==> inputs of indigo <==
Design cpu_8bit, start of the top module:
module cpu_8bit (
    input wire clk,
    input wire reset,
    input wire [7:0] data_in,
    output wire [7:0] data_out,
    output wire [7:0] address,
    output wire mem_write
);
export LEC_CHECK = 0
export ABC_AREA = 1
export CAP_MARGIN = 20
export CORE_MARGIN = 2
export CORE_UTILIZATION = 70
export CTS_CLUSTER_DIAMETER = 249
export CTS_CLUSTER_SIZE = 35
export GPL_TIMING_DRIVEN = 1
export MIN_ROUTING_LAYER = met1
export PLACE_DENSITY_LB_ADDON = 0.02
export SETUP_SLACK_MARGIN = 0.3
export SLEW_MARGIN = 20
create_clock -name core_clock -period 1.09 [get_ports {clk}]
run.sh (not shown) runs the stock make flow with config.mk's settings and CLKGATE_MAP_FILE=.
==> inputs of onyx, as changes to indigo <==
==> flow/config.mk (replaced) <==
export PLATFORM = sky130hd
export DESIGN_NAME = cpu_8bit
export DESIGN_NICKNAME = cpu_8bit
export VERILOG_FILES = /design/flow/design.v
export SDC_FILE = /design/flow/constraint.sdc
export NUM_CORES = 4
export LEC_CHECK = 0
export ABC_AREA = 1
export CAP_MARGIN = 20
export CORE_MARGIN = 2
export CORE_UTILIZATION = 69
export SETUP_SLACK_MARGIN = -0.18
export SLEW_MARGIN = 20
==> flow/constraint.sdc (replaced) <==
create_clock -name core_clock -period 2.26 [get_ports {clk}]
set_input_delay 0.4520 -clock core_clock [delete_from_list [all_inputs] [get_ports {clk}]]
set_output_delay 0.4520 -clock core_clock [all_outputs]
set_load 0.01 [all_outputs]
==> inputs of willow, as changes to indigo <==
==> flow/config.mk (replaced) <==
export PLATFORM = sky130hd
export DESIGN_NAME = cpu_8bit
export DESIGN_NICKNAME = cpu_8bit
export VERILOG_FILES = /design/flow/design.v
export SDC_FILE = /design/flow/constraint.sdc
export NUM_CORES = 4
export LEC_CHECK = 0
export ABC_AREA = 1
export CAP_MARGIN = 20
export CORE_MARGIN = 2
export CORE_UTILIZATION = 68
export CTS_CLUSTER_SIZE = 98
export SLEW_MARGIN = 20
==> flow/constraint.sdc (replaced) <==
create_clock -name core_clock -period 5.85 [get_ports {clk}]
set_input_delay 1.1700 -clock core_clock [delete_from_list [all_inputs] [get_ports {clk}]]
set_output_delay 1.1700 -clock core_clock [all_outputs]
set_load 0.01 [all_outputs]
==> notes <==
onyx completed, yet does not pass: negative setup slack. indigo failed in detailed placement (3_5_place_dp) with DPL-0038. willow produced a clean layout.
Between onyx and willow, the lower setup slack is in onyx (gap 2.5 ns).
In sequential power, onyx is at 2.6 times the value of willow.
In willow the non-clock buffer count is lower than in onyx, by 33.
Of willow and onyx, onyx has the higher via count (gap 15%, measured against onyx).
In synthesized area, indigo and willow do not differ.
==> figures <==
metric	indigo	onyx	willow
Final Hold Violating Endpoints	-	0	0
Number of max-cap violations	-	0	0
Via count of the first global-routing pass	-	2682	2296
Worst Setup Path Type	-	input pin to flip-flop	flip-flop to output port
Outcome	aborted with a tool error	complete, but fails checks	finished clean
Stage where the flow stopped	detailed placement (3_5_place_dp)	-	-
Layout check failures	-	negative setup slack	-
Met1 global-route usage	-	49.3%	46.8%
First-pass GRT wire length	-	12.3 mm	10.8 mm
Core area	3740 sq um	3940 sq um	3970 sq um
Clk pwr	-	637 uW	244 uW
Count of sequential standard cells	-	40	40
Number of vias after detailed routing	-	3157	2672
Amount of wire on met3 after detailed routing	-	941 um	594 um

========
==> inputs of branch sierra <==
==> flow/design.v <==
module control_unit (
    input wire clk,
    input wire reset,
    input wire [3:0] opcode,
    input wire zero_flag,
    input wire carry_flag,
    output reg pc_inc,
    output reg pc_load,
    output reg ir_load,
    output reg acc_load,
    output reg mar_load,
    output reg mdr_load,
    output reg addr_sel,
    output reg mem_write
);
    localparam [2:0] 
        FETCH     = 3'b000,
        DECODE    = 3'b001,
        EXECUTE   = 3'b010,
        MEM_READ  = 3'b011,
        MEM_WRITE = 3'b100;
    reg [2:0] current_state, next_state;
    always @(posedge clk or posedge reset) begin
        if (reset)
            current_state <= FETCH;
        else
            current_state <= next_state;
    end
    always @(*) begin
        next_state = current_state;  
        case (current_state)
            FETCH: next_state = DECODE;
            DECODE: next_state = EXECUTE;
            EXECUTE: begin
                case (opcode)
                    4'b0001, 4'b0010, 4'b0011: next_state = MEM_READ;  
                    4'b0100: next_state = MEM_READ;   
                    4'b0101: next_state = MEM_WRITE;  
                    4'b1001: next_state = FETCH;      
                    4'b1010: next_state = FETCH;      
                    4'b1011: next_state = FETCH;      
                    default: next_state = FETCH;
                endcase
            end
            MEM_READ: next_state = FETCH;
            MEM_WRITE: next_state = FETCH;
            default: next_state = FETCH;
        endcase
    end
always @(*) begin
    pc_inc = 1'b0;
    pc_load = 1'b0;
    ir_load = 1'b0;
    acc_load = 1'b0;
    mar_load = 1'b0;
    mdr_load = 1'b0;
    addr_sel = 1'b0;
    mem_write = 1'b0;
    case (current_state)
        FETCH: begin
            pc_inc = 1'b1;
            ir_load = 1'b1;
        end
        DECODE: begin
            mar_load = 1'b1;
        end
        EXECUTE: begin
            case (opcode)
                4'b0101: begin   
                    mdr_load = 1'b1;
                end
                4'b0110: begin   
                    acc_load = 1'b1;
                end
                4'b0111: begin   
                    acc_load = 1'b1;
                end
                4'b1000: begin   
                    acc_load = 1'b1;
                end
                4'b1001: begin   
                    pc_load = 1'b1;
                end
                4'b1010: begin   
                    pc_load = zero_flag;
                end
                4'b1011: begin   
                    pc_load = carry_flag;
                end
                default: begin   
                end
            endcase
        end
        MEM_READ: begin   
            addr_sel = 1'b1;
            acc_load = 1'b1;
        end
        MEM_WRITE: begin
            addr_sel = 1'b1;
            mem_write = 1'b1;
        end
    endcase
end
endmodule
module datapath (
    input wire clk,
    input wire reset,
    input wire [7:0] data_in,
    input wire pc_inc,
    input wire pc_load,
    input wire ir_load,
    input wire acc_load,
    input wire mar_load,
    input wire mdr_load,
    input wire addr_sel,
    output reg [7:0] instruction,
    output reg [3:0] opcode,
    output reg [3:0] operand,
    output reg [7:0] alu_result,
    output reg zero_flag,
    output reg carry_flag,
    output reg [7:0] data_out,
    output reg [7:0] address
);
    reg [7:0] pc;         
    reg [7:0] acc;        
    reg [7:0] mar;        
    reg [7:0] mdr;        
    reg       carry;      
    reg [8:0] alu_temp;   
    always @(posedge clk or posedge reset) begin
        if (reset)
            instruction <= 8'b0;
        else if (ir_load)
            instruction <= data_in;
    end
    always @(*) begin
        opcode = instruction[7:4];
        operand = instruction[3:0];
    end
    always @(posedge clk or posedge reset) begin
        if (reset)
            pc <= 8'b0;
        else if (pc_load)
            pc <= {4'b0, operand};   
        else if (pc_inc)
            pc <= pc + 1;            
    end
    always @(posedge clk or posedge reset) begin
        if (reset) begin
            acc <= 8'b0;
            carry <= 1'b0;
        end else if (acc_load) begin
            acc <= alu_result;
            carry <= alu_temp[8];
        end
    end
    always @(posedge clk or posedge reset) begin
        if (reset)
            mar <= 8'b0;
        else if (mar_load)
            mar <= {4'b0, operand};  
    end
    always @(posedge clk or posedge reset) begin
        if (reset)
            mdr <= 8'b0;
        else if (mdr_load)
            mdr <= acc;  
    end
    always @(*) begin
        alu_temp = 9'b0;
        case (opcode)
            4'b0001: alu_temp = {1'b0, acc} + {1'b0, data_in};  
            4'b0010: alu_temp = {1'b0, acc} - {1'b0, data_in};  
            4'b0011: alu_temp = acc & data_in;                  
            4'b0100: alu_temp = data_in;                        
            4'b0110: alu_temp = ~{1'b0, acc};                   
            4'b0111: alu_temp = {acc, 1'b0};                    
            4'b1000: alu_temp = {1'b0, acc[7:1]};               
            default: alu_temp = {1'b0, acc};
        endcase
        alu_result = alu_temp[7:0];
        carry_flag = carry;
        zero_flag = (acc == 8'b0);
    end
    always @(*) begin
        data_out = mdr;
        address = (addr_sel) ? mar : pc;
    end
endmodule
module cpu_8bit (
    input wire clk,
    input wire reset,
    input wire [7:0] data_in,
    output wire [7:0] data_out,
    output wire [7:0] address,
    output wire mem_write
);
    wire [7:0] instruction;
    wire [3:0] opcode;
    wire [3:0] operand;
    wire [7:0] alu_result;
    wire zero_flag;
    wire carry_flag;
    wire pc_inc;
    wire pc_load;
    wire ir_load;
    wire acc_load;
    wire mar_load;
    wire mdr_load;
    wire addr_sel;
    control_unit ctrl (
        .clk(clk),
        .reset(reset),
        .opcode(opcode),
        .zero_flag(zero_flag),
        .carry_flag(carry_flag),
        .pc_inc(pc_inc),
        .pc_load(pc_load),
        .ir_load(ir_load),
        .acc_load(acc_load),
        .mar_load(mar_load),
        .mdr_load(mdr_load),
        .addr_sel(addr_sel),
        .mem_write(mem_write)
    );
    datapath dp (
        .clk(clk),
        .reset(reset),
        .data_in(data_in),
        .pc_inc(pc_inc),
        .pc_load(pc_load),
        .ir_load(ir_load),
        .acc_load(acc_load),
        .mar_load(mar_load),
        .mdr_load(mdr_load),
        .addr_sel(addr_sel),
        .instruction(instruction),
        .opcode(opcode),
        .operand(operand),
        .alu_result(alu_result),
        .zero_flag(zero_flag),
        .carry_flag(carry_flag),
        .data_out(data_out),
        .address(address)
    );
endmodule
==> flow/run.sh <==
#!/bin/bash
# the make line also repeats each setting of config.mk as NAME=value (left out here)
make -C /OpenROAD-flow-scripts/flow DESIGN_CONFIG=/design/flow/config.mk WORK_HOME=/design/flow/orfs CLKGATE_MAP_FILE= finish
==> flow/config.mk <==
export PLATFORM = sky130hd
export DESIGN_NAME = cpu_8bit
export DESIGN_NICKNAME = cpu_8bit
export VERILOG_FILES = /design/flow/design.v
export SDC_FILE = /design/flow/constraint.sdc
export NUM_CORES = 4
export LEC_CHECK = 0
export ABC_AREA = 0
export CAP_MARGIN = 30
export CELL_PAD_IN_SITES_DETAIL_PLACEMENT = 2
export CELL_PAD_IN_SITES_GLOBAL_PLACEMENT = 3
export CORE_ASPECT_RATIO = 1.32
export CORE_MARGIN = 2
export CORE_UTILIZATION = 20
export CTS_CLUSTER_DIAMETER = 75
export CTS_CLUSTER_SIZE = 89
export GPL_TIMING_DRIVEN = 0
export HOLD_SLACK_MARGIN = -0.09
export MIN_ROUTING_LAYER = met1
export PLACE_DENSITY_LB_ADDON = 0.02
export SETUP_SLACK_MARGIN = 0.56
export SLEW_MARGIN = 20
==> flow/constraint.sdc <==
create_clock -name core_clock -period 3.21 [get_ports {clk}]
set_input_delay 0.6420 -clock core_clock [delete_from_list [all_inputs] [get_ports {clk}]]
set_output_delay 0.6420 -clock core_clock [all_outputs]
set_load 0.01 [all_outputs]
==> branch garnet (differences from branch sierra) <==
==> flow/config.mk (replaced) <==
export PLATFORM = sky130hd
export DESIGN_NAME = cpu_8bit
export DESIGN_NICKNAME = cpu_8bit
export VERILOG_FILES = /design/flow/design.v
export SDC_FILE = /design/flow/constraint.sdc
export NUM_CORES = 4
export LEC_CHECK = 0
export ABC_AREA = 1
export CAP_MARGIN = 20
export CORE_MARGIN = 2
export CORE_UTILIZATION = 20
export CTS_CLUSTER_DIAMETER = 75
export CTS_CLUSTER_SIZE = 16
export GPL_TIMING_DRIVEN = 1
export MIN_ROUTING_LAYER = met1
export SETUP_SLACK_MARGIN = -0.25
export SLEW_MARGIN = 20
==> flow/constraint.sdc (replaced) <==
create_clock -name core_clock -period 2.49 [get_ports {clk}]
set_input_delay 0.4980 -clock core_clock [delete_from_list [all_inputs] [get_ports {clk}]]
set_output_delay 0.4980 -clock core_clock [all_outputs]
set_load 0.01 [all_outputs]
==> comparison table <==
item	branch garnet	branch sierra
Synthesis area per yosys	2774 sq um	2859 sq um
Chip Footprint	14830 sq um	15280 sq um
Proportion of cell area occupied by registers	0.2772	0.2585
Detailed placement HPWL	5884 um	8371 um
Total via count after detailed routing	2731	2499
Slew HR	0.6565	0.5746
Destination of the worst register-to-register timing path	dp.acc[2]	dp.carry
Switching power share of the total	0.4587	0.4435
Global-route total usage across every layer	0.1060	0.1514
Bufs w/o clock	52	62
Area occupied by multi-input gates	1570 sq um	1866 sq um
Number of logged tool warnings	28	29
Setup crit start	data_in[0]	dp.instruction[4]
Data required time of the worst path	2.66 ns	3.37 ns
Run status	complete, but fails checks	no timing/DRC/antenna violations
Reasons for failing layout checks	negative setup slack	-
Die y size	121.8 um	141.4 um
Worst slew pin tran	0.5152 ns	0.6369 ns
Cell count in the Yosys report	397	299
IR drop worst, VDD	326.2 uV	238.2 uV
Power and IR drop assume default switching activity.
